==> raven: inputs <==
==> flow/design.v <==
module division(input clk, input rst, input start, input [31:0] dividendo, divisor,
                output [31:0] cociente, residuo, output done);
reg [31:0] shift_register;
reg [31:0] pre_divisor;
reg [31:0] cont;
reg idle;                       
reg done_r;                     
reg [15:0] resta, pre_cocido, res, cocido;
always @ (posedge clk) begin
  done_r <= 1'b0;
  if (rst) begin
    idle = 1'b1;
  end else if (idle) begin
    if (start) begin
      cont = 32'b0;
      shift_register = {8'b0, dividendo[15:0]};
      pre_cocido = 16'b0;
      pre_divisor = divisor;
      shift_register = shift_register << 1;
      cont = cont + 1'b1;
      idle = 1'b0;
    end
  end else begin
    if (cont < 5'd17) begin
      if (shift_register[31:16] < pre_divisor[15:0]) begin
        pre_cocido = pre_cocido << 1;
      end else begin
        resta = shift_register[31:16] - pre_divisor[15:0];
        pre_cocido = pre_cocido << 1;
        pre_cocido[0] = 1'b1;
        shift_register[31:16] = resta;
      end
      shift_register = shift_register << 1;
      cont = cont + 1'b1;
    end else begin
      cocido = pre_cocido;
      res = shift_register[31:16]>>1;
      idle = 1'b1;
      done_r <= 1'b1;
    end
  end
end
assign cociente = {16'b0, cocido};
assign residuo = {16'b0, res};
assign done = done_r;
endmodule
==> flow/run.sh <==
#!/bin/bash
# the make line also repeats each setting of config.mk as NAME=value (left out here)
make -C /OpenROAD-flow-scripts/flow DESIGN_CONFIG=/design/flow/config.mk WORK_HOME=/design/flow/orfs CLKGATE_MAP_FILE= finish
==> flow/config.mk <==
export PLATFORM = sky130hd
export DESIGN_NAME = division
export DESIGN_NICKNAME = division
export VERILOG_FILES = /design/flow/design.v
export SDC_FILE = /design/flow/constraint.sdc
export NUM_CORES = 4
export LEC_CHECK = 0
export ABC_AREA = 1
export CAP_MARGIN = 20
export CORE_MARGIN = 2
export CORE_UTILIZATION = 72
export CTS_CLUSTER_SIZE = 74
export PLACE_DENSITY = 0.35
export SETUP_SLACK_MARGIN = 0.64
export SLEW_MARGIN = 20
==> flow/constraint.sdc <==
create_clock -name core_clock -period 2.61 [get_ports {clk}]
set_input_delay 0.5220 -clock core_clock [delete_from_list [all_inputs] [get_ports {clk}]]
set_output_delay 0.5220 -clock core_clock [all_outputs]
set_load 0.01 [all_outputs]
==> xenon (differences from raven) <==
--- a/flow/config.mk
+++ b/flow/config.mk
@@ -7,3 +7,2 @@
 export LEC_CHECK = 0
-export ABC_AREA = 1
 export CAP_MARGIN = 20
@@ -11,5 +10,5 @@
 export CORE_UTILIZATION = 72
-export CTS_CLUSTER_SIZE = 74
-export PLACE_DENSITY = 0.35
-export SETUP_SLACK_MARGIN = 0.64
+export CTS_CLUSTER_DIAMETER = 357
+export PLACE_DENSITY = 0.37
+export SETUP_SLACK_MARGIN = -0.19
 export SLEW_MARGIN = 20
==> flow/constraint.sdc (replaced) <==
create_clock -name core_clock -period 2.46 [get_ports {clk}]
set_input_delay 0.4920 -clock core_clock [delete_from_list [all_inputs] [get_ports {clk}]]
set_output_delay 0.4920 -clock core_clock [all_outputs]
set_load 0.01 [all_outputs]
==> violet (differences from raven) <==
==> flow/config.mk (replaced) <==
export PLATFORM = sky130hd
export DESIGN_NAME = division
export DESIGN_NICKNAME = division
export VERILOG_FILES = /design/flow/design.v
export SDC_FILE = /design/flow/constraint.sdc
export NUM_CORES = 4
export LEC_CHECK = 0
export CAP_MARGIN = 20
export CORE_MARGIN = 2
export CORE_UTILIZATION = 66
export SETUP_SLACK_MARGIN = -0.19
export SLEW_MARGIN = 20
==> flow/constraint.sdc (replaced) <==
create_clock -name core_clock -period 2.46 [get_ports {clk}]
set_input_delay 0.4920 -clock core_clock [delete_from_list [all_inputs] [get_ports {clk}]]
set_output_delay 0.4920 -clock core_clock [all_outputs]
set_load 0.01 [all_outputs]
==> summary of the runs <==
Of violet and xenon, violet has the higher worst setup slack (gap 0.22 ns).
In xenon the final cell count is smaller than in violet, by about 2%.
Design area: xenon is lower than violet (0.59%).
Of violet and xenon, xenon has the higher routed wire length (gap about 33%, measured against xenon).
violet finished but failed the layout checks on negative setup slack. raven never finished: it broke off in global routing (5_1_grt). xenon finished with negative setup slack left.
In violet the register-to-register slack is better than in xenon, by 0.22 ns.
